==> design.v <==
module ALU(
    clk,
    rst_n,
    valid,
    ready,
    mode,
    in_A,
    in_B,
    out
);
    input         clk, rst_n;
    input         valid;
    input  [1:0]  mode;  
    output        ready;
    input  [31:0] in_A, in_B;
    output [63:0] out;
    parameter IDLE = 3'd0;
    parameter MUL  = 3'd1;
    parameter DIV  = 3'd2;
    parameter AND  = 3'd3;
    parameter AVG  = 3'd4;
    parameter OUT  = 3'd5;
    reg  [ 2:0] state, state_nxt;
    reg  [ 4:0] counter, counter_nxt;
    reg  [64:0] shreg, shreg_nxt;  
    reg  [31:0] alu_in, alu_in_nxt;
    reg  [32:0] alu_out;
    reg         ready_;
    assign ready = ready_;
    assign out = shreg[63:0];
    always @(*) begin
        case(state)
            IDLE: begin
                if (valid) 
                    case (mode)
                        0 : state_nxt = MUL;
                        1 : state_nxt = DIV;
                        2 : state_nxt = AND;
                        3 : state_nxt = AVG;
                    endcase
                else state_nxt = IDLE;
            end
            MUL : state_nxt = (counter != 31) ? MUL : OUT;
            DIV : state_nxt = (counter != 31) ? DIV : OUT;
            AND : state_nxt = OUT;
            AVG : state_nxt = OUT;
            OUT : state_nxt = IDLE;
            default : state_nxt = IDLE;
        endcase
    end
    always @(*) begin
        if ((state == MUL) || (state == DIV)) counter_nxt = counter + 1; 
        else                                  counter_nxt = 0;
    end
    always @(*) begin
        case(state)
            IDLE: begin
                if (valid) alu_in_nxt = in_B;
                else       alu_in_nxt = 0;
            end
            OUT : alu_in_nxt = 0;
            default: alu_in_nxt = alu_in;
        endcase
    end
    always @(*) begin
        case (state)
            MUL : begin
                if (shreg[0]) alu_out = shreg[63:32] + alu_in;
                else          alu_out = shreg[63:32];
            end
            DIV : alu_out = shreg[64:32] - {1'b0, alu_in};
            AND : alu_out = shreg[31:0] & alu_in;
            AVG : alu_out = (shreg[31:0] + alu_in) >> 1;
            default alu_out = 0;
        endcase
    end
    always @(*) begin
        case (state)
            IDLE: begin
                if (valid) begin
                    shreg_nxt = {33'b0, in_A};
                    if (state_nxt == DIV) shreg_nxt = shreg_nxt << 1;                 
                end
                else shreg_nxt = 0;
            end
            MUL : shreg_nxt = {1'b0, alu_out, shreg[31:1]};
            DIV : begin
                if (shreg[64:32] < {1'b0, alu_in}) shreg_nxt = shreg << 1;
                else                      shreg_nxt = {alu_out[31:0], shreg[31:0], 1'b1};
                if (counter == 31) shreg_nxt = {1'b0, shreg_nxt[64:33], shreg_nxt[31:0]};
            end
            AND : shreg_nxt = {32'b0, alu_out};
            AVG : shreg_nxt = {32'b0, alu_out};
            OUT : shreg_nxt = 0;
            default : shreg_nxt = 0;
        endcase
    end
    always @(posedge clk or negedge rst_n) begin
        if (!rst_n) begin
            state   <= IDLE;
            counter <= 0;
            shreg   <= 0;
            alu_in  <= 0;
            ready_  <= 0;
        end
        else begin
            state   <= state_nxt;
            counter <= counter_nxt;
            shreg   <= shreg_nxt;
            alu_in  <= alu_in_nxt;
            ready_  <= (state_nxt == OUT) ? 1 : 0;
        end
    end
endmodule
==> run.sh <==
#!/bin/bash
# the make line also repeats each setting of config.mk as NAME=value (left out here)
make -C /OpenROAD-flow-scripts/flow DESIGN_CONFIG=/design/flow/config.mk WORK_HOME=/design/flow/orfs CLKGATE_MAP_FILE= finish
==> config.mk <==
export PLATFORM = sky130hd
export DESIGN_NAME = ALU
export DESIGN_NICKNAME = ALU
export VERILOG_FILES = /design/flow/design.v
export SDC_FILE = /design/flow/constraint.sdc
export NUM_CORES = 4
export LEC_CHECK = 0
export CAP_MARGIN = 0
export CELL_PAD_IN_SITES_DETAIL_PLACEMENT = 0
export CELL_PAD_IN_SITES_GLOBAL_PLACEMENT = 2
export CORE_MARGIN = 2
export CORE_UTILIZATION = 43
export GPL_ROUTABILITY_DRIVEN = 1
export MAX_ROUTING_LAYER = met4
export SLEW_MARGIN = 20
export TNS_END_PERCENT = 45
==> constraint.sdc <==
create_clock -name core_clock -period 5.71 [get_ports {clk}]
set_input_delay 1.1420 -clock core_clock [delete_from_list [all_inputs] [get_ports {clk}]]
set_output_delay 1.1420 -clock core_clock [all_outputs]
set_load 0.01 [all_outputs]
==> impl_metrics.py, run 1 <==
# Auto-generated metrics
metrics = {
    "global_routing": {
        "overflow": 0,
        "grt_use_total_pct": 34.5,
        "grt_busiest_layer": "met2",
        "grt_pass1_vias": 12100,
        "grt_first_pass_wirelength_mm": 76.4,
        "antenna_found_initial": 1,
        "use_met3_pct": 8.49,
        "use_met1_pct": 46.7,
        "grt_max_degree": 64,
        "grtUsageMet2_pct": 50.3,
    },
    "critical_path": {
        "slowest_delay_ns": 0.78,
        "critPathBufInv": 1,
        "endpoint": "shreg[57]",
        "rrSetupSlack_ns": 1.21,
        "crit_family": "AND-OR/OR-AND gates",
        "crit_chain": "ha_1 > a21oi_1 > o21ai_0 > o21ai_0 > a21oi_1 > a31oi_1 > o211a_1 > buf_4 > a21oi_1 > a22oi_1 > nor2_1 > a221o_1",
        "endpoint_kind": "register",
        "worstReg2RegStart": "shreg[38]",
        "crit_start": "shreg[38]",
        "critPathRequiredTime_ns": 5.98,
        "cp-start-kind": "register",
        "worst_path_max_delay_cell": "a31oi_1",
        "worstSetupPathType": "reg -> reg",
        "path_depth": 12,
        "cp_max_fo": 14,
        "r2r-end": "shreg[57]",
        "path_common_cell": "a21oi_1",
        "reg2reg_depth": 12,
        "critPathArrivalTime_ns": 4.77,
    },
    "synth": {
        "floorplan.nets": 1705,
        "top_cell_area_share_pct": 22.1,
        "synth_top_cell_by_count": "nand2_1",
        "ys_seq_share_pct": 22.3,
        "ys_types": 81,
        "ff_type": "dfrtp_1",
        "ys_warn_count": 1,
        "ys_sh_xor_pct": 4.59,
        "edf_count": 0,
        "synth.area.top_cells": "dfrtp_1 22%, ha_1 9.9%, a21oi_1 4.8%, nand2_1 4.4%, buf_4 3.9%",
        "synth_area_leader_cell": "dfrtp_1",
        "ys_sh_adder_pct": 10.4,
        "simple_gate_share_pct": 17.3,
        "synthCells": 1536,
        "ys_sh_mux_pct": 6.22,
        "ys_chip_area_um2": 12200,
        "ys_top_logic_family": "AND-OR/OR-AND gates",
        "ys_cells": 1536,
        "synthTopCellsByCount": "143 x nand2_1, 117 x a21oi_1, 115 x nor2_1",
        "syn_avg_cell_area_um2": 7.95,
        "numSynthFlops": 109,
        "synth-async-reset-ratio_pct": 100,
        "syn_area_um2": 12200,
        "post_synth_ao_oa_area_fraction_pct": 29.9,
    },
    "cts": {
        "clock_path_buffers": 2,
        "clkSinkCount": 109,
        "cts_resized": 0,
        "cts_root_buf": "clkbuf_16",
        "cts-htree-levels": 3,
        "insertion_delay_ns": 0.40,
        "cts_buffers": 9,
        "cts_tree": "done",
        "postCtsSetupBuffers": 0,
        "holdBufCountCts": 0,
        "clkTransAtPathRegs_ns": 0.09,
    },
    "power_and_ir_drop": {
        "netSwitchingFraction_pct": 54.9,
        "seq_power_share_pct": 18.4,
        "power_leader": "combinational cells",
        "powerClk_w": 0.000710,
        "p_per_area_nw_per_um2": 540,
        "pg_seq_w": 0.00137,
        "internal-power_w": 0.00334,
        "ir_worst_vdd_uv": 247,
        "comb_power_share_pct": 72.0,
        "p_comb_w": 0.00534,
        "p_switching_w": 0.00408,
        "clkPwrFrac_pct": 9.6,
        "p_leak_nw": 5.92,
    },
    "layout": {
        "syn_to_final_growth_pct": 12.5,
        "nets": 1720,
        "regArea_um2": 2730,
        "fillCellCount": 2778,
        "final_cells": 1935,
        "comb_area_um2": 8380,
        "final_area_um2": 13700,
    },
    "final_timing": {
        "fin_setup_tns_ns": 0,
        "slew_violations": 0,
        "maxSlewHeadroom_pct": 30.4,
        "layout_setup_ws_ns": 1.21,
        "rsz0062_at_grt": "false",
        "fin_worst_skew_ns": 0.0264,
        "period_minus_slack_ns": 4.50,
        "fmaxAchievable_mhz": 222,
        "setup_viol": 0,
        "worst_pin_slew_ns": 1.03,
        "hold_violations": 0,
        "period_used_pct": 78.8,
    },
    "place": {
        "port_buffers": 133,
        "dp.cells": 1918,
        "gp_congestion": 0.977,
        "dp_worst_setup_slack_ns": 1.30,
        "place_hpwl_mm": 39.3,
        "placed_area_um2": 13400,
    },
    "routing": {
        "wl_per_cell_um": 26.6,
        "route.vias.total": 12600,
        "avgViaCountPerCell": 6.53,
        "drc": 0,
        "ant_nets": 0,
        "drtIter0Drc": 1597,
        "dr.pass1.iters": 9,
        "totalWireLength_mm": 51.4,
    },
    "floorplan": {
        "chipArea_um2": 29800,
        "pin_count": 134,
        "initCoreUtil_pct": 43.8,
        "core-area_um2": 27900,
        "die_w_um": 173,
        "row_count": 61,
        "die-height_um": 173,
    },
    "run": {
        "max_cap_violations": 0,
        "warnings": 60,
    },
    "outcome": {
        "status": "finished clean",
    },
    "hold_path": {
        "holdPathEnd": "counter[0]",
        "hp-start": "counter[0]",
        "worst_hold_path_type": "reg -> reg",
        "hold_depth": 1,
    },
}
[stage by stage]
step | total power (W) | utilization [%] | hold WS [ns]
after floorplan | 0.00486 | - | 0.433
after global placement | 0.00659 | 48.2 | 0.454
after detailed placement | 0.00652 | 48.2 | 0.463
after CTS | 0.00727 | 49.3 | 0.476
after global routing | 0.00786 | 49.3 | 0.493
final | 0.00742 | 49.3 | 0.478
[layer usage]
metal	up-vias	wire length [µm]
met3	93	5150
li1	5706	-
met5	-	0
met4	0	1620
met2	676	22100
met1	6154	22500
[cell type report]
cell class,count,area share (%)
Multi-Input combinational cell,1194,60.9
Antenna cell,1,0.0182
Tap cell,378,3.44
Inverter,73,1.99
Timing Repair Buffer,164,11.5
Clock inverter,7,0.655
Sequential cell,109,19.9
Clock buffer,9,1.64
==> run 2: changes to the inputs <==
Settings changed: ABC_AREA set to 0, CAP_MARGIN 0 to 20, CELL_PAD_IN_SITES_DETAIL_PLACEMENT 0 to not set, CELL_PAD_IN_SITES_GLOBAL_PLACEMENT 2 to not set, CORE_ASPECT_RATIO set to 0.55, CORE_UTILIZATION 43 to 64, GPL_ROUTABILITY_DRIVEN 1 to not set, GPL_TIMING_DRIVEN set to 1, MAX_ROUTING_LAYER met4 to not set, PLACE_DENSITY_LB_ADDON set to 0.2, TNS_END_PERCENT 45 to 100.
Clock period 5.71 ns to 8.26 ns, I/O delays scaled along.
==> impl_metrics.py, run 2 <==
# Auto-generated metrics
metrics = {
    "synth": {
        "ys_warn_count": 1,
        "ys_chip_area_um2": 12200,
        "synth_top_cell_by_count": "nand2_1",
        "ys_top_logic_family": "AND-OR/OR-AND gates",
        "ys_seq_share_pct": 22.3,
        "synth.area.top_cells": "dfrtp_1 22%, ha_1 9.9%, a21oi_1 4.8%, nand2_1 4.4%, buf_4 3.9%",
        "top_cell_area_share_pct": 22.1,
        "ff_type": "dfrtp_1",
        "ys_sh_xor_pct": 4.59,
        "syn_avg_cell_area_um2": 7.95,
        "ys_sh_mux_pct": 6.22,
        "ys_types": 81,
        "synth_area_leader_cell": "dfrtp_1",
        "synthTopCellsByCount": "143 x nand2_1, 117 x a21oi_1, 115 x nor2_1",
        "post_synth_ao_oa_area_fraction_pct": 29.9,
        "floorplan.nets": 1705,
        "ys_sh_adder_pct": 10.4,
        "synthCells": 1536,
        "syn_area_um2": 12200,
        "simple_gate_share_pct": 17.3,
        "synth-async-reset-ratio_pct": 100,
        "ys_cells": 1536,
        "edf_count": 0,
        "numSynthFlops": 109,
    },
    "critical_path": {
        "worstReg2RegStart": "counter[0]",
        "endpoint_kind": "register",
        "slowest_delay_ns": 0.77,
        "crit_family": "simple AND/OR/NAND/NOR gates",
        "reg2reg_depth": 13,
        "crit_start": "counter[0]",
        "critPathRequiredTime_ns": 8.46,
        "critPathBufInv": 3,
        "r2r-end": "shreg[12]",
        "rrSetupSlack_ns": 2.69,
        "cp-start-kind": "register",
        "crit_chain": "ha_1 > and3_1 > ha_1 > buf_4 > inv_1 > nand2_1 > o21ai_0 > nor2_1 > nor3_4 > buf_4 > mux2_2 > a222oi_1 > o21ai_0",
        "critPathArrivalTime_ns": 5.77,
        "path_depth": 13,
        "endpoint": "shreg[12]",
        "worstSetupPathType": "reg -> reg",
        "cp_max_fo": 17,
        "worst_path_max_delay_cell": "nand2_1",
    },
    "layout": {
        "nets": 1706,
        "syn_to_final_growth_pct": 10.4,
        "final_area_um2": 13500,
    },
    "power_and_ir_drop": {
        "clkPwrFrac_pct": 9.3,
        "p_comb_w": 0.00378,
        "p_switching_w": 0.00300,
        "power_leader": "combinational cells",
        "p_total_w": 0.00528,
        "p_leak_nw": 5.85,
        "powerClk_w": 0.000491,
        "netSwitchingFraction_pct": 56.7,
        "ir_worst_vdd_uv": 269,
        "internal-power_w": 0.00228,
        "p_per_area_nw_per_um2": 392,
        "comb_power_share_pct": 71.5,
        "pg_seq_w": 0.00102,
        "seq_power_share_pct": 19.2,
    },
    "cts": {
        "clkSinkCount": 109,
        "postCtsSetupBuffers": 0,
        "clock_path_buffers": 2,
        "cts_resized": 0,
        "holdBufCountCts": 0,
        "clkTransAtPathRegs_ns": 0.08,
        "cts_root_buf": "clkbuf_16",
        "cts_tree": "done",
        "insertion_delay_ns": 0.39,
        "cts-htree-levels": 3,
        "cts_buffers": 9,
    },
    "global_routing": {
        "grt_pass1_vias": 12100,
        "overflow": 0,
        "grt_use_total_pct": 49.6,
        "grt_max_degree": 62,
        "grt_first_pass_wirelength_mm": 74.7,
        "antenna_found_initial": 2,
    },
    "final_timing": {
        "worst_pin_slew_ns": 1.18,
        "hold_violations": 0,
        "fin_setup_tns_ns": 0,
        "rsz0062_at_grt": "false",
        "period_minus_slack_ns": 5.57,
        "setup_viol": 0,
        "fmaxAchievable_mhz": 180,
        "period_used_pct": 67.4,
        "maxSlewHeadroom_pct": 21.6,
        "fin_worst_skew_ns": 0.0167,
        "slew_violations": 0,
    },
    "routing": {
        "drc": 0,
        "wl_per_cell_um": 28.3,
        "avgViaCountPerCell": 7.52,
        "totalWireLength_mm": 50.8,
        "dr.pass1.iters": 12,
        "route.vias.total": 13500,
        "ant_nets": 0,
        "drtIter0Drc": 2646,
    },
    "place": {
        "placed_area_um2": 13200,
        "place_hpwl_mm": 38.3,
        "gp_congestion": 1.04,
        "port_buffers": 133,
    },
    "floorplan": {
        "row_count": 37,
        "core-area_um2": 18700,
        "initCoreUtil_pct": 65.3,
        "die-height_um": 106,
        "pin_count": 134,
        "die_w_um": 190,
        "chipArea_um2": 20300,
    },
    "hold_path": {
        "holdPathEnd": "counter[0]",
        "worst_hold_path_type": "reg -> reg",
        "hold_depth": 1,
        "hp-start": "counter[0]",
    },
    "run": {
        "warnings": 58,
        "max_cap_violations": 0,
    },
    "outcome": {
        "status": "finished clean",
    },
}
==> run 2: layer usage <==
metal / track usage [%] / part of all wire (%) / up-vias
met1: 71.6 / 40 / 6297
met3: 32.7 / 23 / 189
met4: 7.97 / 2.6 / 2
met5: 0.513 / 0.035 / -
met2: 60.1 / 34 / 1338
li1: - / - / 5679
==> run 2: area by class of cell <==
class / count / area (µm²)
inverters: 73 / 274
diodes: 2 / 5.00
well taps: 253 / 317
fillers: 1461 / 5220
multi-input cells: 1194 / 8390
repair buffers: 150 / 1460
clock buffers: 9 / 225
clock inverters: 7 / 91.3
flip-flops and latches: 109 / 2730
==> run 2: stage by stage <==
stage | instances | hold WS [ns] | setup slack, ns | util [%]
4_1_cts | 1795 | 0.479 | 2.84 | 72.1
3_3_place_gp | 1779 | 0.442 | 2.52 | 70.3
6_report | 1797 | 0.481 | 2.69 | 72.1
3_5_place_dp | 1779 | 0.469 | 2.45 | 70.4
5_1_grt | 1795 | 0.507 | 2.78 | 72.1
2_1_floorplan | 1536 | 0.433 | 4.19 | -
==> run 3: changes to the inputs <==
Settings changed: ABC_AREA 0 to not set, CAP_MARGIN 20 to 35, CORE_ASPECT_RATIO 0.55 to not set, CORE_UTILIZATION 64 to 72, CTS_CLUSTER_DIAMETER set to 204, CTS_CLUSTER_SIZE set to 78, HOLD_SLACK_MARGIN set to 0.3, MIN_ROUTING_LAYER set to met1, PLACE_DENSITY set to 0.78, PLACE_DENSITY_LB_ADDON 0.2 to not set, SETUP_SLACK_MARGIN set to -0.16, TNS_END_PERCENT 100 to not set.
Clock period 8.26 ns to 3.95 ns, I/O delays scaled along.
==> impl_metrics.py, run 3 <==
# Auto-generated metrics
metrics = {
    "outcome": {
        "status": "complete, but fails checks",
        "so_faults": "negative setup slack",
    },
    "floorplan": {
        "pin_count": 134,
        "die-height_um": 134,
        "die_w_um": 134,
        "core-area_um2": 16600,
        "row_count": 47,
        "initCoreUtil_pct": 73.7,
        "chipArea_um2": 18000,
    },
    "synth": {
        "floorplan.nets": 1705,
        "synth.area.top_cells": "dfrtp_1 22%, ha_1 9.9%, a21oi_1 4.8%, nand2_1 4.4%, buf_4 3.9%",
        "syn_avg_cell_area_um2": 7.95,
        "synth_top_cell_by_count": "nand2_1",
        "top_cell_area_share_pct": 22.1,
        "synthTopCellsByCount": "143 x nand2_1, 117 x a21oi_1, 115 x nor2_1",
        "ys_sh_mux_pct": 6.22,
        "ys_types": 81,
        "synth_area_leader_cell": "dfrtp_1",
        "ys_cells": 1536,
        "ys_sh_adder_pct": 10.4,
        "synthCells": 1536,
        "post_synth_ao_oa_area_fraction_pct": 29.9,
        "ys_seq_share_pct": 22.3,
        "synth-async-reset-ratio_pct": 100,
        "edf_count": 0,
        "ff_type": "dfrtp_1",
        "ys_warn_count": 1,
        "syn_area_um2": 12200,
        "simple_gate_share_pct": 17.3,
        "ys_top_logic_family": "AND-OR/OR-AND gates",
        "ys_chip_area_um2": 12200,
        "numSynthFlops": 109,
        "ys_sh_xor_pct": 4.59,
    },
    "routing": {
        "totalWireLength_mm": 46.2,
        "avgViaCountPerCell": 7.50,
        "wl_per_cell_um": 25.1,
        "dr.pass1.iters": 10,
        "drc": 0,
        "ant_nets": 0,
        "diodes": 0,
        "drtIter0Drc": 2495,
        "route.vias.total": 13800,
    },
    "power_and_ir_drop": {
        "pg_seq_w": 0.00191,
        "p_per_area_nw_per_um2": 785,
        "power_leader": "combinational cells",
        "netSwitchingFraction_pct": 52.9,
        "ir_worst_vdd_uv": 670,
        "p_comb_w": 0.00811,
        "clkPwrFrac_pct": 9.1,
        "seq_power_share_pct": 17.3,
        "comb_power_share_pct": 73.6,
        "internal-power_w": 0.00519,
        "p_leak_nw": 6.23,
        "p_switching_w": 0.00583,
        "powerClk_w": 0.000998,
    },
    "cts": {
        "cts_tree": "done",
        "clkSinkCount": 109,
        "cts-htree-levels": 3,
        "clkTransAtPathRegs_ns": 0.09,
        "cts_buffers": 9,
        "cts_root_buf": "clkbuf_16",
        "holdBufCountCts": 0,
        "insertion_delay_ns": 0.38,
        "clock_path_buffers": 2,
    },
    "final_timing": {
        "fin_worst_skew_ns": 0.0136,
        "period_used_pct": 102,
        "layout_setup_ws_ns": -0.0824,
        "hold-worst-slack_ns": 0.418,
        "setup_viol": 4,
        "maxSlewHeadroom_pct": 42.6,
        "period_minus_slack_ns": 4.03,
        "hold_violations": 0,
        "fmaxAchievable_mhz": 248,
        "fin_setup_tns_ns": -0.127,
        "slew_violations": 0,
        "worst_pin_slew_ns": 0.858,
    },
    "critical_path": {
        "cp_max_fo": 36,
        "endpoint": "shreg[33]",
        "rrSetupSlack_ns": -0.08,
        "cp-start-kind": "register",
        "worstSetupPathType": "reg -> reg",
        "crit_family": "AND-OR/OR-AND gates",
        "endpoint_kind": "register",
        "path_depth": 14,
        "reg2reg_depth": 14,
        "critPathBufInv": 3,
        "worst_path_max_delay_cell": "ha_1",
        "path_common_cell": "a21oi_1",
        "crit_chain": "inv_1 > ha_1 > o21ai_0 > a211oi_1 > o21ai_0 > buf_4 > a21oi_1 > a31oi_1 > o211ai_4 > buf_12 > a21oi_1 > a21oi_1 > mux2i_1 > a22o_1",
        "critPathArrivalTime_ns": 4.30,
        "crit_start": "alu_in[3]",
        "critPathRequiredTime_ns": 4.22,
        "worstReg2RegStart": "alu_in[3]",
        "slowest_delay_ns": 0.45,
        "r2r-end": "shreg[33]",
    },
    "global_routing": {
        "grt_max_degree": 47,
        "grt_first_pass_wirelength_mm": 70.8,
        "grt_pass1_vias": 13300,
        "grt_use_total_pct": 50.3,
        "overflow": 0,
        "antenna_found_initial": 0,
    },
    "place": {
        "dp.cells": 1820,
        "port_buffers": 133,
        "dp_worst_setup_slack_ns": 0.0316,
        "gp_congestion": 1.08,
        "placed_area_um2": 13700,
        "place_hpwl_mm": 34.7,
    },
    "layout": {
        "fillCellCount": 1033,
        "final_cells": 1838,
        "comb_area_um2": 8380,
        "syn_to_final_growth_pct": 14.9,
        "regArea_um2": 2730,
        "nets": 1782,
        "final_area_um2": 14000,
    },
    "run": {
        "warnings": 60,
        "max_cap_violations": 0,
    },
    "hold_path": {
        "worst_hold_path_type": "in -> async",
    },
}
run 3: per-layer routing:
layer	wire, µm	part of all wire, %	GRT usage (%)
met4	3130	6.8	29.5
met1	15900	34	62.6
met2	19600	42	76.0
met5	0	0	0
met3	7640	17	16.9
run 3: cell type report:
cell class                      instances  share of cell area (%)
Clock inverter                          7                   0.722
Sequential cell                       109                    19.5
Multi-Input combinational cell       1194                    59.7
Timing Repair Buffer                  226                    14.6
Inverter                               73                    1.95
Tap cell                              220                    1.96
Clock buffer                            9                    1.60
run 3: repair_timing:
action / CTS / global route
setup endpoints to repair: 0 / 3
hold endpoints to repair: 0 / 0
resized: 0 / 1
setup buffers: 0 / 2
run 3: metrics by stage:
stage                     util (%)  total power, W
after global routing          84.7          0.0115
after floorplan                  -         0.00702
after detailed placement      82.6         0.00949
final                         84.7          0.0110
after CTS                     84.5          0.0106
after global placement        82.6         0.00931
==> run 4: changes to the inputs <==
Settings changed: CAP_MARGIN 35 to 30, CORE_MARGIN 2 to 7, CORE_UTILIZATION 72 to 46, CTS_CLUSTER_DIAMETER 204 to 330, CTS_CLUSTER_SIZE 78 to 98, HOLD_SLACK_MARGIN 0.3 to not set, PLACE_DENSITY 0.78 to not set, PLACE_DENSITY_LB_ADDON set to 0.27, TNS_END_PERCENT set to 15.
Clock period 3.95 ns to 5.1 ns, I/O delays scaled along.
==> impl_metrics.py, run 4 <==
# Auto-generated metrics
metrics = {
    "final_timing": {
        "maxSlewHeadroom_pct": 34.7,
        "worst_pin_slew_ns": 0.966,
        "hold-worst-slack_ns": 0.472,
        "setup_viol": 0,
        "slew_violations": 0,
        "period_used_pct": 88.4,
        "fmaxAchievable_mhz": 222,
        "layout_setup_ws_ns": 0.590,
        "rsz0062_at_grt": "false",
        "period_minus_slack_ns": 4.51,
        "hold_violations": 0,
        "fin_setup_tns_ns": 0,
        "fin_worst_skew_ns": 0.0219,
    },
    "synth": {
        "synth_top_cell_by_count": "nand2_1",
        "edf_count": 0,
        "ys_sh_mux_pct": 6.22,
        "synth-async-reset-ratio_pct": 100,
        "synthTopCellsByCount": "143 x nand2_1, 117 x a21oi_1, 115 x nor2_1",
        "syn_avg_cell_area_um2": 7.95,
        "post_synth_ao_oa_area_fraction_pct": 29.9,
        "synth.area.top_cells": "dfrtp_1 22%, ha_1 9.9%, a21oi_1 4.8%, nand2_1 4.4%, buf_4 3.9%",
        "ys_types": 81,
        "ys_sh_xor_pct": 4.59,
        "ys_chip_area_um2": 12200,
        "ys_seq_share_pct": 22.3,
        "synth_area_leader_cell": "dfrtp_1",
        "synthCells": 1536,
        "numSynthFlops": 109,
        "simple_gate_share_pct": 17.3,
        "syn_area_um2": 12200,
        "ys_cells": 1536,
        "ff_type": "dfrtp_1",
        "top_cell_area_share_pct": 22.1,
        "ys_sh_adder_pct": 10.4,
        "ys_warn_count": 1,
        "ys_top_logic_family": "AND-OR/OR-AND gates",
        "floorplan.nets": 1705,
    },
    "cts": {
        "cts_resized": 0,
        "cts_buffers": 9,
        "cts_root_buf": "clkbuf_16",
        "insertion_delay_ns": 0.39,
        "clkSinkCount": 109,
        "cts-htree-levels": 3,
        "postCtsSetupBuffers": 0,
        "holdBufCountCts": 0,
        "clock_path_buffers": 2,
        "cts_tree": "done",
        "clkTransAtPathRegs_ns": 0.10,
    },
    "layout": {
        "fin_util_pct": 52.9,
        "nets": 1735,
        "fillCellCount": 2488,
        "final_area_um2": 13800,
        "syn_to_final_growth_pct": 12.8,
    },
    "routing": {
        "route.vias.total": 12800,
        "ant_nets": 0,
        "dr.pass1.iters": 7,
        "drc": 0,
        "drtIter0Drc": 2076,
        "wl_per_cell_um": 26.3,
        "avgViaCountPerCell": 6.74,
        "totalWireLength_mm": 50.1,
    },
    "power_and_ir_drop": {
        "netSwitchingFraction_pct": 54.7,
        "p_leak_nw": 5.99,
        "comb_power_share_pct": 72.6,
        "p_per_area_nw_per_um2": 606,
        "power_leader": "combinational cells",
        "ir_worst_vdd_uv": 313,
        "p_switching_w": 0.00457,
        "seq_power_share_pct": 18.1,
        "internal-power_w": 0.00379,
        "pg_seq_w": 0.00151,
        "p_comb_w": 0.00606,
        "powerClk_w": 0.000781,
        "clkPwrFrac_pct": 9.4,
    },
    "global_routing": {
        "grt_use_total_pct": 31.1,
        "antenna_found_initial": 0,
        "grt_max_degree": 62,
        "overflow": 0,
        "grt_first_pass_wirelength_mm": 75.6,
        "grt_pass1_vias": 12300,
    },
    "place": {
        "gp_congestion": 1.01,
        "port_buffers": 133,
        "dp_worst_setup_slack_ns": 0.819,
        "placed_area_um2": 13500,
        "place_hpwl_mm": 38.0,
    },
    "run": {
        "max_cap_violations": 0,
        "warnings": 58,
    },
    "critical_path": {
        "cp_max_fo": 11,
        "path_common_cell": "a211oi_1",
        "crit_start": "shreg[36]",
        "worstReg2RegStart": "shreg[36]",
        "r2r-end": "shreg[63]",
        "worstSetupPathType": "reg -> reg",
        "cp-start-kind": "register",
        "critPathBufInv": 1,
        "endpoint_kind": "register",
        "critPathRequiredTime_ns": 5.36,
        "crit_chain": "ha_1 > nor2b_1 > a211oi_1 > buf_4 > a2111oi_2 > a211oi_1 > nor4_2 > a31oi_1 > o41ai_1 > xor2_1 > a211oi_1 > a221o_1",
        "worst_path_max_delay_cell": "a2111oi_2",
        "rrSetupSlack_ns": 0.59,
        "slowest_delay_ns": 0.69,
        "reg2reg_depth": 12,
        "path_depth": 12,
        "crit_family": "AND-OR/OR-AND gates",
        "endpoint": "shreg[63]",
        "critPathArrivalTime_ns": 4.77,
    },
    "floorplan": {
        "initCoreUtil_pct": 46.9,
        "pin_count": 134,
        "row_count": 59,
        "core-area_um2": 26100,
        "die_w_um": 177,
        "chipArea_um2": 31300,
        "die-height_um": 177,
    },
    "hold_path": {
        "hp-start": "counter[0]",
        "worst_hold_path_type": "reg -> reg",
        "holdPathEnd": "counter[0]",
        "hold_depth": 1,
    },
    "outcome": {
        "status": "finished clean",
    },
}
## run 4: metrics by stage
stage | total power (W) | std cells
after floorplan | 0.00544 | 1536
after global placement | 0.00733 | 1890
after detailed placement | 0.00733 | 1890
after CTS | 0.00815 | 1906
after global routing | 0.00884 | 1906
final | 0.00835 | 1907
## run 4: final cells by class
class / count / area, µm² / share of cell area (%)
diodes: 1 / 2.50 / 0.0182
inverters: 73 / 274 / 1.99
flip-flops and latches: 109 / 2730 / 19.8
repair buffers: 179 / 1670 / 12.1
clock inverters: 7 / 80.1 / 0.581
well taps: 335 / 419 / 3.04
multi-input cells: 1194 / 8380 / 60.8
clock buffers: 9 / 225 / 1.63
## run 4: layer usage
metal	vias up	share of wire (%)	routed length (µm)	global-route usage, %
li1	5748	-	-	-
met1	6214	44	21900	44.4
met2	802	42	21000	45.4
met3	81	12	6020	8.19
met4	0	2.3	1140	9.05
met5	-	0	0	0
==> run 5: changes to the inputs <==
Settings changed: CAP_MARGIN 30 to 20, CORE_MARGIN 7 to 2, CORE_UTILIZATION 46 to 69, CTS_CLUSTER_DIAMETER 330 to not set, CTS_CLUSTER_SIZE 98 to 89, GPL_TIMING_DRIVEN 1 to not set, MIN_ROUTING_LAYER met1 to not set, PLACE_DENSITY_LB_ADDON 0.27 to not set, SETUP_SLACK_MARGIN -0.16 to not set, TNS_END_PERCENT 15 to not set.
Clock period 5.1 ns to 4.36 ns, I/O delays scaled along.
==> impl_metrics.py, run 5 <==
# Auto-generated metrics
metrics = {
    "final_timing": {
        "hold_violations": 0,
        "setup_viol": 0,
        "fin_setup_tns_ns": 0,
        "worst_pin_slew_ns": 0.961,
        "maxSlewHeadroom_pct": 35.9,
        "period_minus_slack_ns": 4.21,
        "period_used_pct": 96.5,
        "rsz0062_at_grt": "false",
        "fmaxAchievable_mhz": 238,
        "fin_worst_skew_ns": 0.0182,
        "slew_violations": 0,
    },
    "layout": {
        "nets": 1735,
        "syn_to_final_growth_pct": 12.0,
        "final_area_um2": 13700,
        "fin_util_pct": 79.1,
    },
    "synth": {
        "synth_top_cell_by_count": "nand2_1",
        "ys_sh_xor_pct": 4.59,
        "ys_chip_area_um2": 12200,
        "synth.area.top_cells": "dfrtp_1 22%, ha_1 9.9%, a21oi_1 4.8%, nand2_1 4.4%, buf_4 3.9%",
        "post_synth_ao_oa_area_fraction_pct": 29.9,
        "top_cell_area_share_pct": 22.1,
        "syn_area_um2": 12200,
        "numSynthFlops": 109,
        "floorplan.nets": 1705,
        "ys_cells": 1536,
        "synthCells": 1536,
        "synthTopCellsByCount": "143 x nand2_1, 117 x a21oi_1, 115 x nor2_1",
        "ys_types": 81,
        "ys_warn_count": 1,
        "syn_avg_cell_area_um2": 7.95,
        "ys_top_logic_family": "AND-OR/OR-AND gates",
        "ys_sh_adder_pct": 10.4,
        "simple_gate_share_pct": 17.3,
        "synth_area_leader_cell": "dfrtp_1",
        "ff_type": "dfrtp_1",
        "edf_count": 0,
        "ys_seq_share_pct": 22.3,
        "synth-async-reset-ratio_pct": 100,
        "ys_sh_mux_pct": 6.22,
    },
    "place": {
        "placed_area_um2": 13400,
        "place_hpwl_mm": 33.8,
        "port_buffers": 133,
        "gp_congestion": 1.08,
    },
    "power_and_ir_drop": {
        "p_per_area_nw_per_um2": 700,
        "netSwitchingFraction_pct": 53.8,
        "power_leader": "combinational cells",
        "comb_power_share_pct": 72.3,
        "ir_worst_vdd_uv": 432,
        "seq_power_share_pct": 18.2,
        "p_comb_w": 0.00693,
        "clkPwrFrac_pct": 9.5,
        "powerClk_w": 0.000911,
        "internal-power_w": 0.00442,
        "p_switching_w": 0.00516,
        "pg_seq_w": 0.00174,
        "p_leak_nw": 6.00,
    },
    "hold_path": {
        "worst_hold_path_type": "reg -> reg",
        "hp-start": "counter[0]",
        "holdPathEnd": "counter[0]",
        "hold_depth": 1,
    },
    "critical_path": {
        "worst_path_max_delay_cell": "ha_1",
        "crit_start": "alu_in[10]",
        "cp-start-kind": "register",
        "critPathBufInv": 3,
        "slowest_delay_ns": 0.52,
        "path_depth": 13,
        "critPathRequiredTime_ns": 4.63,
        "endpoint": "shreg[63]",
        "reg2reg_depth": 13,
        "endpoint_kind": "register",
        "crit_family": "AND-OR/OR-AND gates",
        "rrSetupSlack_ns": 0.15,
        "worstSetupPathType": "reg -> reg",
        "cp_max_fo": 11,
        "critPathArrivalTime_ns": 4.47,
        "worstReg2RegStart": "alu_in[10]",
        "crit_chain": "inv_1 > ha_1 > inv_1 > nor4_1 > o21ai_0 > a21oi_1 > a311oi_1 > buf_4 > o31ai_1 > nor4bb_1 > or4_4 > o21ai_0 > a221o_1",
        "r2r-end": "shreg[63]",
    },
    "cts": {
        "holdBufCountCts": 0,
        "clock_path_buffers": 2,
        "insertion_delay_ns": 0.39,
        "clkSinkCount": 109,
        "cts_buffers": 9,
        "cts-htree-levels": 3,
        "cts_resized": 0,
        "clkTransAtPathRegs_ns": 0.10,
        "postCtsSetupBuffers": 0,
        "cts_root_buf": "clkbuf_16",
        "cts_tree": "done",
    },
    "routing": {
        "avgViaCountPerCell": 7.49,
        "ant_nets": 0,
        "wl_per_cell_um": 25.6,
        "route.vias.total": 13400,
        "diodes": 0,
        "totalWireLength_mm": 46.0,
        "dr.pass1.iters": 9,
        "drtIter0Drc": 2646,
        "drc": 0,
    },
    "floorplan": {
        "die_w_um": 137,
        "chipArea_um2": 18800,
        "pin_count": 134,
        "row_count": 48,
        "die-height_um": 137,
        "core-area_um2": 17300,
        "initCoreUtil_pct": 70.6,
    },
    "global_routing": {
        "grt_pass1_vias": 12800,
        "grt_first_pass_wirelength_mm": 69.9,
        "antenna_found_initial": 0,
        "grt_max_degree": 70,
        "grt_use_total_pct": 48.8,
        "overflow": 0,
    },
    "run": {
        "max_cap_violations": 0,
        "warnings": 60,
    },
    "outcome": {
        "status": "finished clean",
    },
}
-- run 5: layer usage --
metal	vias to the layer above	global-route usage (%)	routed length (µm)
met5	-	0	0
met3	282	15.6	7330
met2	1231	71.8	19000
met1	6200	63.5	16500
li1	5733	-	-
met4	0	26.4	3140
-- run 5: cell type report --
type | count | area (µm²)
inverters | 73 | 274
well taps | 225 | 282
clock inverters | 7 | 95.1
multi-input cells | 1194 | 8380
fillers | 1233 | 3610
flip-flops and latches | 109 | 2730
clock buffers | 9 | 225
repair buffers | 179 | 1700
-- run 5: stage by stage --
step           worst slack, ns  cells  total power, W  hold WS (ns)
6_report                 0.152   1796         0.00958         0.483
3_3_place_gp             0.374   1780         0.00814         0.454
5_1_grt                 0.0715   1796          0.0100         0.505
2_1_floorplan            0.577   1536         0.00636         0.433
4_1_cts                  0.325   1796         0.00921         0.483
3_5_place_dp             0.378   1780         0.00827         0.471
==> run 6: changes to the inputs <==
Settings changed: CAP_MARGIN 20 to 0, CORE_UTILIZATION 69 to 70, CTS_CLUSTER_SIZE 89 to 80, GPL_TIMING_DRIVEN set to 1, HOLD_SLACK_MARGIN set to -0.1, MIN_ROUTING_LAYER set to met1, SETUP_SLACK_MARGIN set to -0.23.
Clock period 4.36 ns to 3.69 ns, I/O delays scaled along.
==> impl_metrics.py, run 6 <==
# Auto-generated metrics
metrics = {
    "outcome": {
        "status": "complete, but fails checks",
        "so_faults": "negative setup slack",
    },
    "routing": {
        "drc": 0,
        "route.vias.total": 14900,
        "avgViaCountPerCell": 7.66,
        "totalWireLength_mm": 51.3,
        "drtIter0Drc": 2830,
        "wl_per_cell_um": 26.3,
        "dr.pass1.iters": 12,
        "ant_nets": 0,
    },
    "place": {
        "dp.cells": 1930,
        "gp_congestion": 1.10,
        "place_hpwl_mm": 36.3,
        "port_buffers": 133,
    },
    "synth": {
        "ys_cells": 1536,
        "synth_area_leader_cell": "dfrtp_1",
        "ys_types": 81,
        "synth-async-reset-ratio_pct": 100,
        "ys_sh_mux_pct": 6.22,
        "synthCells": 1536,
        "ys_sh_xor_pct": 4.59,
        "syn_area_um2": 12200,
        "post_synth_ao_oa_area_fraction_pct": 29.9,
        "numSynthFlops": 109,
        "ys_warn_count": 1,
        "synthTopCellsByCount": "143 x nand2_1, 117 x a21oi_1, 115 x nor2_1",
        "floorplan.nets": 1705,
        "synth.area.top_cells": "dfrtp_1 22%, ha_1 9.9%, a21oi_1 4.8%, nand2_1 4.4%, buf_4 3.9%",
        "ys_sh_adder_pct": 10.4,
        "edf_count": 0,
        "ys_top_logic_family": "AND-OR/OR-AND gates",
        "simple_gate_share_pct": 17.3,
        "ff_type": "dfrtp_1",
        "ys_chip_area_um2": 12200,
        "syn_avg_cell_area_um2": 7.95,
        "synth_top_cell_by_count": "nand2_1",
        "ys_seq_share_pct": 22.3,
        "top_cell_area_share_pct": 22.1,
    },
    "critical_path": {
        "path_depth": 13,
        "worst_path_max_delay_cell": "a311oi_1",
        "slowest_delay_ns": 0.49,
        "cp-start-kind": "register",
        "endpoint_kind": "register",
        "critPathRequiredTime_ns": 3.87,
        "path_common_cell": "buf_4",
        "crit_family": "AND-OR/OR-AND gates",
        "critPathArrivalTime_ns": 4.17,
        "rrSetupSlack_ns": -0.30,
        "critPathBufInv": 4,
        "crit_chain": "inv_1 > ha_1 > buf_4 > o311ai_1 > buf_4 > a21oi_1 > a311oi_1 > buf_4 > o21ai_0 > xnor2_1 > o221ai_1 > nor2_1 > o221ai_1",
        "reg2reg_depth": 13,
        "crit_start": "alu_in[10]",
        "r2r-end": "shreg[59]",
        "endpoint": "shreg[59]",
        "cp_max_fo": 5,
        "worstReg2RegStart": "alu_in[10]",
        "worstSetupPathType": "reg -> reg",
    },
    "final_timing": {
        "period_used_pct": 108,
        "worst_pin_slew_ns": 0.754,
        "maxSlewHeadroom_pct": 49.5,
        "slew_violations": 0,
        "layout_setup_ws_ns": -0.300,
        "fin_worst_skew_ns": 0.0204,
        "period_minus_slack_ns": 3.99,
        "rsz0062_at_grt": "true",
        "setup_viol": 30,
        "hold_violations": 0,
        "fmaxAchievable_mhz": 251,
        "hold-worst-slack_ns": 0.340,
    },
    "hold_path": {
        "worst_hold_path_type": "in -> async",
    },
    "global_routing": {
        "grt_max_degree": 68,
        "grt_use_total_pct": 54.4,
        "antenna_found_initial": 1,
        "grt_pass1_vias": 14300,
        "grt_first_pass_wirelength_mm": 77.3,
        "overflow": 0,
    },
    "floorplan": {
        "core-area_um2": 17200,
        "initCoreUtil_pct": 71.1,
        "row_count": 48,
        "die-height_um": 136,
        "chipArea_um2": 18500,
        "die_w_um": 136,
        "pin_count": 134,
    },
    "power_and_ir_drop": {
        "pg_seq_w": 0.00192,
        "seq_power_share_pct": 14.5,
        "p_leak_nw": 6.77,
        "netSwitchingFraction_pct": 51.8,
        "clkPwrFrac_pct": 8.3,
        "p_per_area_nw_per_um2": 887,
        "p_comb_w": 0.0102,
        "power_leader": "combinational cells",
        "powerClk_w": 0.00109,
        "ir_worst_vdd_uv": 571,
        "comb_power_share_pct": 77.2,
        "p_switching_w": 0.00685,
        "internal-power_w": 0.00638,
    },
    "cts": {
        "cts_buffers": 9,
        "holdBufCountCts": 0,
        "cts_tree": "done",
        "insertion_delay_ns": 0.39,
        "cts-htree-levels": 3,
        "clkSinkCount": 109,
        "clkTransAtPathRegs_ns": 0.10,
        "cts_root_buf": "clkbuf_16",
        "clock_path_buffers": 2,
    },
    "layout": {
        "final_cells": 1948,
        "fillCellCount": 942,
        "nets": 1886,
        "syn_to_final_growth_pct": 22.1,
        "fin_util_pct": 86.8,
    },
    "run": {
        "warnings": 61,
        "max_cap_violations": 0,
    },
}
==> run 6: area by class of cell <==
type / instances / area [µm²] / share of cell area [%]
Multi-Input combinational cell: 1194 / 8420 / 56.5
Timing Repair Buffer: 330 / 2880 / 19.3
Sequential cell: 109 / 2730 / 18.3
Tap cell: 225 / 282 / 1.89
Inverter: 73 / 274 / 1.84
Clock buffer: 9 / 225 / 1.51
Clock inverter: 7 / 96.3 / 0.646
Antenna cell: 1 / 2.50 / 0.0168
==> run 6: per-layer routing <==
metal / track usage [%] / up-vias / share of wire [%]
met5: 1.11 / - / 0.068
met4: 38.6 / 2 / 8.9
met3: 19.5 / 507 / 17
met2: 79.6 / 1647 / 41
met1: 65.9 / 6721 / 33
li1: - / 6043 / -
==> run 6: timing repair <==
item                       4_1_cts  5_1_grt
buffers inserted                 0        1
setup endpoints to repair        1       15
pin swaps                        0        1
gates cloned                     0        0
resized                          1       10
==> run 6: per-stage QoR <==
step | power [W] | setup TNS, ns | setup slack (ns) | cell area, µm²
final | 0.0132 | -2.69 | -0.300 | 14900
after global placement | 0.0110 | -0.156 | -0.128 | 14500
after detailed placement | 0.0113 | -0.507 | -0.215 | 14500
after CTS | 0.0125 | -0.481 | -0.190 | 14900
after floorplan | 0.00752 | -0.112 | -0.0931 | 12200
after global routing | 0.0137 | -4.80 | -0.290 | 14900
==> run 7: changes to the inputs <==
Settings changed: CAP_MARGIN 0 to 20, GPL_TIMING_DRIVEN 1 to not set, HOLD_SLACK_MARGIN -0.1 to not set, MIN_ROUTING_LAYER met1 to not set, SETUP_SLACK_MARGIN -0.23 to not set.
Clock period 3.69 ns to 3.59 ns, I/O delays scaled along.
==> impl_metrics.py, run 7 <==
# Metrics from the implementation run
metrics = {
    "outcome": {
        "status": "stopped before the end",
        "lastStage": "global routing (5_1_grt)",
        "error": "[ERROR GRT-0116] Global routing finished with congestion. Check the congestion regions in the DRC Viewer.",
    },
    "synth": {
        "ys_warn_count": 1,
        "ys_sh_xor_pct": 4.59,
        "edf_count": 0,
        "ys_types": 81,
        "top_cell_area_share_pct": 22.1,
        "post_synth_ao_oa_area_fraction_pct": 29.9,
        "ys_top_logic_family": "AND-OR/OR-AND gates",
        "synthTopCellsByCount": "143 x nand2_1, 117 x a21oi_1, 115 x nor2_1",
        "ys_sh_mux_pct": 6.22,
        "synth-async-reset-ratio_pct": 100,
        "synth_top_cell_by_count": "nand2_1",
        "floorplan.nets": 1705,
        "ys_cells": 1536,
        "simple_gate_share_pct": 17.3,
        "synth_area_leader_cell": "dfrtp_1",
        "syn_avg_cell_area_um2": 7.95,
        "numSynthFlops": 109,
        "synthCells": 1536,
        "ys_sh_adder_pct": 10.4,
        "ys_seq_share_pct": 22.3,
        "synth.area.top_cells": "dfrtp_1 22%, ha_1 9.9%, a21oi_1 4.8%, nand2_1 4.4%, buf_4 3.9%",
        "ys_chip_area_um2": 12200,
        "syn_area_um2": 12200,
        "ff_type": "dfrtp_1",
    },
    "place": {
        "placed_area_um2": 15100,
        "port_buffers": 133,
        "dp.cells": 2005,
        "gp_congestion": 1.07,
        "dp_worst_setup_slack_ns": -0.170,
        "place_hpwl_mm": 38.3,
    },
    "floorplan": {
        "core-area_um2": 17200,
        "die-height_um": 136,
        "chipArea_um2": 18500,
        "pin_count": 134,
        "initCoreUtil_pct": 71.1,
        "row_count": 48,
        "die_w_um": 136,
    },
    "cts": {
        "clock_path_buffers": 2,
        "clkSinkCount": 109,
        "cts-htree-levels": 3,
        "cts_buffers": 9,
        "cts_root_buf": "clkbuf_16",
    },
    "global_routing": {
        "overflow": 3,
        "grt_use_total_pct": 67.1,
    },
}
[run 7: what timing repair did]
item,in CTS
setup endpoints to repair,29
cloned,0
pin swaps,11
resized,37
setup buffers,5
hold buffers,0
[run 7: layer usage]
layer,overflow,GRT usage [%]
met5,0,9.44
met1,0,70.8
met2,1,86.8
met4,2,60.8
met3,0,46.9
[run 7: stage by stage]
stage / hold WS (ns) / power, W / TNS (ns)
floorplan: 0.422 / 0.00773 / 0
global placement: 0.451 / 0.0117 / -0.0212
detailed placement: 0.489 / 0.0120 / -0.381
CTS: 0.336 / 0.0137 / -0.0192
==> run 8: changes to the inputs <==
Settings changed: CAP_MARGIN 20 to 30, CELL_PAD_IN_SITES_GLOBAL_PLACEMENT set to 0, CORE_MARGIN 2 to 7, CORE_UTILIZATION 70 to 69, CTS_CLUSTER_SIZE 80 to 33, GPL_TIMING_DRIVEN set to 1, MIN_ROUTING_LAYER set to met1, PLACE_DENSITY_LB_ADDON set to 0.27, SETUP_SLACK_MARGIN set to -0.16.
Clock period 3.59 ns to 2.53 ns, I/O delays scaled along.
==> impl_metrics.py, run 8 <==
# Metrics from the implementation run
metrics = {
    "outcome": {
        "status": "stopped before the end",
        "lastStage": "detailed placement (3_5_place_dp)",
        "error": "[ERROR DPL-0033] detailed placement checks failed during check placement.",
    },
    "floorplan": {
        "die_w_um": 147,
        "row_count": 48,
        "chipArea_um2": 21600,
        "initCoreUtil_pct": 70.6,
        "die-height_um": 147,
        "core-area_um2": 17300,
        "pin_count": 134,
    },
    "synth": {
        "post_synth_ao_oa_area_fraction_pct": 29.9,
        "ys_seq_share_pct": 22.3,
        "top_cell_area_share_pct": 22.1,
        "simple_gate_share_pct": 17.3,
        "ys_sh_xor_pct": 4.59,
        "ys_top_logic_family": "AND-OR/OR-AND gates",
        "ys_sh_mux_pct": 6.22,
        "edf_count": 0,
        "synth.area.top_cells": "dfrtp_1 22%, ha_1 9.9%, a21oi_1 4.8%, nand2_1 4.4%, buf_4 3.9%",
        "ff_type": "dfrtp_1",
        "syn_area_um2": 12200,
        "floorplan.nets": 1705,
        "synthTopCellsByCount": "143 x nand2_1, 117 x a21oi_1, 115 x nor2_1",
        "ys_warn_count": 1,
        "synth_area_leader_cell": "dfrtp_1",
        "syn_avg_cell_area_um2": 7.95,
        "synth-async-reset-ratio_pct": 100,
        "ys_sh_adder_pct": 10.4,
        "synth_top_cell_by_count": "nand2_1",
        "numSynthFlops": 109,
        "ys_types": 81,
        "synthCells": 1536,
        "ys_cells": 1536,
        "ys_chip_area_um2": 12200,
    },
    "place": {
        "port_buffers": 133,
        "gp_congestion": 1.14,
    },
}
==> run 8: stage by stage <==
stage          instances  TNS, ns  power, W
2_1_floorplan       1536   -27.32    0.0115
3_3_place_gp        2216   -42.39    0.0183
==> run 9: changes to the inputs <==
Settings changed: ABC_AREA set to 0, CAP_MARGIN 30 to 20, CELL_PAD_IN_SITES_DETAIL_PLACEMENT set to 1, CELL_PAD_IN_SITES_GLOBAL_PLACEMENT 0 to not set, CORE_ASPECT_RATIO set to 0.63, CORE_MARGIN 7 to 2, CORE_UTILIZATION 69 to 39, CTS_CLUSTER_DIAMETER set to 243, CTS_CLUSTER_SIZE 33 to 60, GPL_TIMING_DRIVEN 1 to 0, MIN_ROUTING_LAYER met1 to not set, PLACE_DENSITY_LB_ADDON 0.27 to 0.22, SETUP_SLACK_MARGIN -0.16 to not set, SLEW_MARGIN 20 to 40, TNS_END_PERCENT set to 55.
Clock period 2.53 ns to 7.35 ns, I/O delays scaled along.
==> impl_metrics.py, run 9 <==
# Auto-generated metrics
metrics = {
    "synth": {
        "ys_cells": 1536,
        "top_cell_area_share_pct": 22.1,
        "synth_top_cell_by_count": "nand2_1",
        "simple_gate_share_pct": 17.3,
        "synth.area.top_cells": "dfrtp_1 22%, ha_1 9.9%, a21oi_1 4.8%, nand2_1 4.4%, buf_4 3.9%",
        "post_synth_ao_oa_area_fraction_pct": 29.9,
        "edf_count": 0,
        "ys_top_logic_family": "AND-OR/OR-AND gates",
        "ys_warn_count": 1,
        "syn_area_um2": 12200,
        "floorplan.nets": 1705,
        "synth_area_leader_cell": "dfrtp_1",
        "synth-async-reset-ratio_pct": 100,
        "ys_types": 81,
        "ff_type": "dfrtp_1",
        "ys_sh_mux_pct": 6.22,
        "ys_sh_adder_pct": 10.4,
        "synthCells": 1536,
        "numSynthFlops": 109,
        "ys_sh_xor_pct": 4.59,
        "synthTopCellsByCount": "143 x nand2_1, 117 x a21oi_1, 115 x nor2_1",
        "ys_seq_share_pct": 22.3,
        "ys_chip_area_um2": 12200,
        "syn_avg_cell_area_um2": 7.95,
    },
    "critical_path": {
        "endpoint_kind": "register",
        "crit_family": "buffers and inverters",
        "cp-start-kind": "register",
        "worstSetupPathType": "reg -> reg",
        "critPathRequiredTime_ns": 7.65,
        "cp_max_fo": 10,
        "critPathBufInv": 3,
        "rrSetupSlack_ns": 1.81,
        "worst_path_max_delay_cell": "dfrtp_1",
        "r2r-end": "shreg[52]",
        "reg2reg_depth": 15,
        "critPathArrivalTime_ns": 5.84,
        "path_common_cell": "clkbuf_1",
        "worstReg2RegStart": "shreg[0]",
        "slowest_delay_ns": 0.72,
        "path_depth": 15,
        "endpoint": "shreg[52]",
        "crit_start": "shreg[0]",
        "crit_chain": "clkbuf_1 > buf_1 > clkbuf_1 > nand2_1 > fa_1 > nor2b_1 > o31a_1 > o21ai_0 > nand3_1 > a31oi_1 > xnor2_1 > a222oi_1 > o211ai_1 > mux4_2 > a22o_1",
    },
    "global_routing": {
        "grtUsageMet2_pct": 46.5,
        "overflow": 0,
        "grt_first_pass_wirelength_mm": 87.3,
        "grt_max_degree": 59,
        "use_met3_pct": 17.8,
        "use_met1_pct": 54.6,
        "grt_pass1_vias": 13100,
        "grt_busiest_layer": "met1",
        "antenna_found_initial": 2,
        "grt_use_total_pct": 36.9,
    },
    "cts": {
        "clkSinkCount": 109,
        "clkTransAtPathRegs_ns": 0.09,
        "postCtsSetupBuffers": 0,
        "cts-htree-levels": 3,
        "holdBufCountCts": 0,
        "cts_root_buf": "clkbuf_16",
        "cts_buffers": 9,
        "cts_resized": 0,
        "clock_path_buffers": 2,
        "cts_tree": "done",
        "insertion_delay_ns": 0.40,
    },
    "routing": {
        "route.vias.total": 13500,
        "drtIter0Drc": 1843,
        "wl_per_cell_um": 28.6,
        "drc": 0,
        "avgViaCountPerCell": 6.39,
        "dr.pass1.iters": 8,
        "ant_nets": 0,
        "totalWireLength_mm": 60.5,
    },
    "final_timing": {
        "setup_viol": 0,
        "fin_setup_tns_ns": 0,
        "hold-worst-slack_ns": 0.491,
        "worst_pin_slew_ns": 0.947,
        "period_used_pct": 75.4,
        "maxSlewHeadroom_pct": 36.6,
        "rsz0062_at_grt": "false",
        "fmaxAchievable_mhz": 180,
        "fin_worst_skew_ns": 0.0119,
        "slew_violations": 0,
        "period_minus_slack_ns": 5.54,
        "hold_violations": 0,
    },
    "power_and_ir_drop": {
        "p_switching_w": 0.00368,
        "p_leak_nw": 6.28,
        "seq_power_share_pct": 18.0,
        "p_comb_w": 0.00467,
        "p_per_area_nw_per_um2": 441,
        "netSwitchingFraction_pct": 57.6,
        "clkPwrFrac_pct": 8.9,
        "pg_seq_w": 0.00115,
        "internal-power_w": 0.00271,
        "power_leader": "combinational cells",
        "comb_power_share_pct": 73.1,
        "ir_worst_vdd_uv": 195,
        "powerClk_w": 0.000570,
    },
    "floorplan": {
        "initCoreUtil_pct": 39.5,
        "chipArea_um2": 32800,
        "die_w_um": 227,
        "core-area_um2": 30900,
        "die-height_um": 144,
        "row_count": 51,
        "pin_count": 134,
    },
    "layout": {
        "nets": 1853,
        "syn_to_final_growth_pct": 18.6,
    },
    "hold_path": {
        "worst_hold_path_type": "reg -> reg",
        "holdPathEnd": "counter[0]",
        "hold_depth": 1,
        "hp-start": "counter[0]",
    },
    "run": {
        "warnings": 58,
        "max_cap_violations": 0,
    },
    "place": {
        "port_buffers": 133,
        "place_hpwl_mm": 49.8,
        "gp_congestion": 0.975,
    },
    "outcome": {
        "status": "finished clean",
    },
}
run 9: layer usage:
metal  wire length [µm]  part of all wire (%)
met3               9170                    15
met5                 90                  0.15
met4               1140                   1.9
met2              21600                    36
met1              28500                    47
run 9: area by class of cell:
| class | instances | area (µm²) |
|---|---|---|
| inverter | 73 | 274 |
| tap | 424 | 531 |
| sequential | 109 | 2730 |
| clock buffer | 9 | 225 |
| buffer | 160 | 855 |
| timing repair buffer | 137 | 1380 |
| antenna | 1 | 2.50 |
| fill | 3803 | 16400 |
| clock inverter | 7 | 103 |
| multi-input combinational | 1194 | 8390 |
run 9: metrics by stage:
step	setup WS (ns)	area, µm²	utilization [%]	total power, W	instances
2_1_floorplan	3.47	12200	-	0.00377	1536
3_3_place_gp	0.321	14100	45.6	0.00541	2093
3_5_place_dp	2.09	14100	45.7	0.00552	2094
4_1_cts	2.06	14400	46.8	0.00611	2110
5_1_grt	1.71	14500	46.9	0.00666	2113
6_report	1.81	14500	46.9	0.00639	2114
==> run 10: changes to the inputs <==
Settings changed: ABC_AREA 0 to 1, CAP_MARGIN 20 to 5, CELL_PAD_IN_SITES_DETAIL_PLACEMENT 1 to not set, CELL_PAD_IN_SITES_GLOBAL_PLACEMENT set to 2, CORE_ASPECT_RATIO 0.63 to 0.5, CORE_MARGIN 2 to 7, CORE_UTILIZATION 39 to 36, CTS_CLUSTER_DIAMETER 243 to 330, CTS_CLUSTER_SIZE 60 to 98, GPL_ROUTABILITY_DRIVEN set to 0, GPL_TIMING_DRIVEN 0 to 1, MIN_ROUTING_LAYER set to met1, PLACE_DENSITY set to 0.35, PLACE_DENSITY_LB_ADDON 0.22 to not set, SETUP_SLACK_MARGIN set to 1.44, TNS_END_PERCENT 55 to 15.
Clock period 7.35 ns to 5.1 ns, I/O delays scaled along.
==> impl_metrics.py, run 10 <==
# Auto-generated metrics
metrics = {
    "layout": {
        "fin_util_pct": 40.5,
        "final_area_um2": 15900,
        "nets": 2699,
        "syn_to_final_growth_pct": 9.68,
        "fillCellCount": 4560,
    },
    "cts": {
        "cts_resized": 0,
        "postCtsSetupBuffers": 0,
        "clkTransAtPathRegs_ns": 0.08,
        "cts_buffers": 9,
        "holdBufCountCts": 0,
        "clock_path_buffers": 2,
        "insertion_delay_ns": 0.39,
        "cts-htree-levels": 3,
        "cts_tree": "done",
        "clkSinkCount": 109,
        "cts_root_buf": "clkbuf_16",
    },
    "synth": {
        "syn_area_um2": 14500,
        "numSynthFlops": 109,
        "synthTopCellsByCount": "867 x nand2_1, 406 x inv_1, 259 x nand3_1",
        "post_synth_ao_oa_area_fraction_pct": 13.5,
        "synth_area_leader_cell": "nand2_1",
        "synthCells": 2530,
        "ys_cells": 2530,
        "ys_chip_area_um2": 14500,
        "ys_top_logic_family": "simple AND/OR/NAND/NOR gates",
        "ys_types": 53,
        "synth_top_cell_by_count": "nand2_1",
        "simple_gate_share_pct": 40.5,
        "ys_sh_xor_pct": 0.603,
        "floorplan.nets": 2699,
        "synth-async-reset-ratio_pct": 100,
        "edf_count": 0,
        "syn_avg_cell_area_um2": 5.74,
        "ff_type": "dfrtp_1",
        "synth.area.top_cells": "nand2_1 22%, dfrtp_1 19%, inv_1 10%, nand3_1 8.9%, ha_1 8.4%",
        "ys_warn_count": 1,
        "ys_sh_adder_pct": 8.77,
        "ys_seq_share_pct": 18.8,
        "top_cell_area_share_pct": 22.4,
        "ys_sh_mux_pct": 0,
    },
    "place": {
        "dp_worst_setup_slack_ns": 1.47,
        "port_buffers": 133,
        "place_hpwl_mm": 58.8,
        "placed_area_um2": 15600,
    },
    "power_and_ir_drop": {
        "p_per_area_nw_per_um2": 522,
        "p_leak_nw": 8.59,
        "ir_worst_vdd_uv": 323,
        "netSwitchingFraction_pct": 61.2,
        "pg_seq_w": 0.00146,
        "seq_power_share_pct": 17.5,
        "clkPwrFrac_pct": 10.2,
        "powerClk_w": 0.000852,
        "internal-power_w": 0.00323,
        "comb_power_share_pct": 72.2,
        "power_leader": "combinational cells",
        "p_comb_w": 0.00601,
        "p_switching_w": 0.00509,
    },
    "run": {
        "max_cap_violations": 0,
        "warnings": 60,
    },
    "critical_path": {
        "crit_family": "simple AND/OR/NAND/NOR gates",
        "r2r-end": "shreg[27]",
        "worstSetupPathType": "in -> reg",
        "cp_max_fo": 37,
        "worst_path_max_delay_cell": "clkdlybuf4s50_1",
        "slowest_delay_ns": 0.50,
        "endpoint": "shreg[23]",
        "critPathRequiredTime_ns": 5.40,
        "crit_chain": "clkdlybuf4s50_1 > nand2_2 > nor2_4 > inv_1 > nor2_1 > or2_4 > nand3_4 > inv_4 > or2_0 > o21ai_1 > o2111ai_1",
        "crit_start": "valid",
        "cp-start-kind": "primary input",
        "reg2reg_depth": 17,
        "worstReg2RegStart": "alu_in[1]",
        "critPathArrivalTime_ns": 3.62,
        "rrSetupSlack_ns": 1.79,
        "path_depth": 11,
        "endpoint_kind": "register",
        "critPathBufInv": 3,
    },
    "final_timing": {
        "worst_pin_slew_ns": 0.864,
        "period_minus_slack_ns": 3.32,
        "rsz0062_at_grt": "false",
        "hold_violations": 0,
        "period_used_pct": 65.2,
        "slew_violations": 0,
        "fin_worst_skew_ns": 0.0150,
        "layout_setup_ws_ns": 1.78,
        "maxSlewHeadroom_pct": 41.8,
        "fmaxAchievable_mhz": 301,
        "fin_setup_tns_ns": 0,
        "setup_viol": 0,
    },
    "floorplan": {
        "core-area_um2": 39300,
        "row_count": 51,
        "die_w_um": 298,
        "chipArea_um2": 46500,
        "die-height_um": 156,
        "pin_count": 134,
        "initCoreUtil_pct": 37.0,
    },
    "global_routing": {
        "antenna_found_initial": 1,
        "grt_first_pass_wirelength_mm": 101,
        "grt_max_degree": 59,
        "overflow": 0,
        "grt_use_total_pct": 29.5,
        "grt_pass1_vias": 14800,
    },
    "hold_path": {
        "worst_hold_path_type": "reg -> reg",
        "hold_depth": 1,
        "holdPathEnd": "counter[0]",
        "hp-start": "counter[0]",
    },
    "routing": {
        "wl_met2_mm": 25.9,
        "route.vias.total": 16400,
        "ant_nets": 0,
        "dr.pass1.iters": 6,
        "drtIter0Drc": 1759,
        "totalWireLength_mm": 71.0,
        "wl_met1_mm": 35.4,
        "wl_per_cell_um": 23.2,
        "wl_met3_mm": 9.31,
        "maxUsedRoutingLayer": "met4",
        "avgViaCountPerCell": 5.36,
        "drc": 0,
    },
    "outcome": {
        "status": "finished clean",
    },
}
run 10: metrics by stage:
stage                     cells  power, W  hold slack (ns)
after floorplan            2530   0.00552            0.433
after global placement     3049   0.00730            0.456
after detailed placement   3049   0.00726            0.469
after CTS                  3065   0.00813            0.479
after global routing       3066   0.00894            0.507
final                      3066   0.00832            0.476
run 10: per-layer routing:
metal,GRT usage [%],vias to the layer above
met2,37.4,669
met1,45.0,7803
li1,-,7926
met5,0,-
met3,13.5,29
met4,3.19,0
run 10: area by class of cell:
class	count	area (µm²)	share of cell area [%]
Antenna cell	1	2.50	0.0157
Multi-Input combinational cell	1849	9220	57.8
Sequential cell	109	2730	17.1
Inverter	415	1570	9.84
Timing Repair Buffer	146	1430	8.95
Tap cell	530	663	4.16
Clock inverter	5	82.6	0.518
Clock buffer	11	243	1.52
==> run 11: changes to the inputs <==
Settings changed: ABC_AREA 1 to not set, CELL_PAD_IN_SITES_GLOBAL_PLACEMENT 2 to not set, CORE_ASPECT_RATIO 0.5 to not set, CORE_MARGIN 7 to 2, CORE_UTILIZATION 36 to 70, CTS_CLUSTER_DIAMETER 330 to not set, CTS_CLUSTER_SIZE 98 to 89, GPL_ROUTABILITY_DRIVEN 0 to not set, GPL_TIMING_DRIVEN 1 to not set, MIN_ROUTING_LAYER met1 to not set, PLACE_DENSITY 0.35 to not set, SETUP_SLACK_MARGIN 1.44 to not set, SLEW_MARGIN 40 to 20, TNS_END_PERCENT 15 to not set.
Clock period 5.1 ns to 3.42 ns, I/O delays scaled along.
==> impl_metrics.py, run 11 <==
# Metrics from the implementation run
metrics = {
    "place": {
        "gp_congestion": 1.14,
        "placed_area_um2": 15200,
        "place_hpwl_mm": 37.5,
        "port_buffers": 133,
    },
    "synth": {
        "ys_seq_share_pct": 22.3,
        "syn_area_um2": 12200,
        "ff_type": "dfrtp_1",
        "edf_count": 0,
        "synth.area.top_cells": "dfrtp_1 22%, ha_1 9.9%, a21oi_1 4.8%, nand2_1 4.4%, buf_4 3.9%",
        "simple_gate_share_pct": 17.3,
        "top_cell_area_share_pct": 22.1,
        "ys_chip_area_um2": 12200,
        "ys_sh_adder_pct": 10.4,
        "synth_top_cell_by_count": "nand2_1",
        "synthTopCellsByCount": "143 x nand2_1, 117 x a21oi_1, 115 x nor2_1",
        "ys_sh_mux_pct": 6.22,
        "floorplan.nets": 1705,
        "synthCells": 1536,
        "synth_area_leader_cell": "dfrtp_1",
        "ys_cells": 1536,
        "synth-async-reset-ratio_pct": 100,
        "numSynthFlops": 109,
        "ys_top_logic_family": "AND-OR/OR-AND gates",
        "ys_warn_count": 1,
        "ys_types": 81,
        "syn_avg_cell_area_um2": 7.95,
        "post_synth_ao_oa_area_fraction_pct": 29.9,
        "ys_sh_xor_pct": 4.59,
    },
    "floorplan": {
        "die_w_um": 136,
        "row_count": 48,
        "pin_count": 134,
        "initCoreUtil_pct": 71.1,
        "chipArea_um2": 18500,
        "core-area_um2": 17200,
        "die-height_um": 136,
    },
    "cts": {
        "clkSinkCount": 109,
        "cts_root_buf": "clkbuf_16",
        "cts_buffers": 9,
        "cts-htree-levels": 3,
        "clock_path_buffers": 2,
    },
    "outcome": {
        "lastStage": "global routing (5_1_grt)",
        "status": "stopped before the end",
        "error": "[ERROR GRT-0232] Routing congestion too high. Check the congestion heatmap in the GUI.",
    },
    "global_routing": {
        "grt_use_total_pct": 109,
        "overflow": 2180,
    },
}
run 11: layer usage:
metal / overflow / global-route usage, %
met1: 32 / 92.5
met2: 1661 / 146
met3: 33 / 84.5
met4: 447 / 122
met5: 7 / 65.0
run 11: through the flow:
stage | cells | setup WS [ns]
2_1_floorplan | 1536 | -0.0598
3_3_place_gp | 2026 | -0.394
3_5_place_dp | 2026 | -0.461
4_1_cts | 2048 | -0.0493
run 11: timing repair:
item,4_1_cts
pin swaps,12
hold buffers,0
gates cloned,0
gates resized,54
setup buffers,6
endpoints found under the setup margin,26
Power figures rest on the tool's default switching activity, not on a simulated workload.
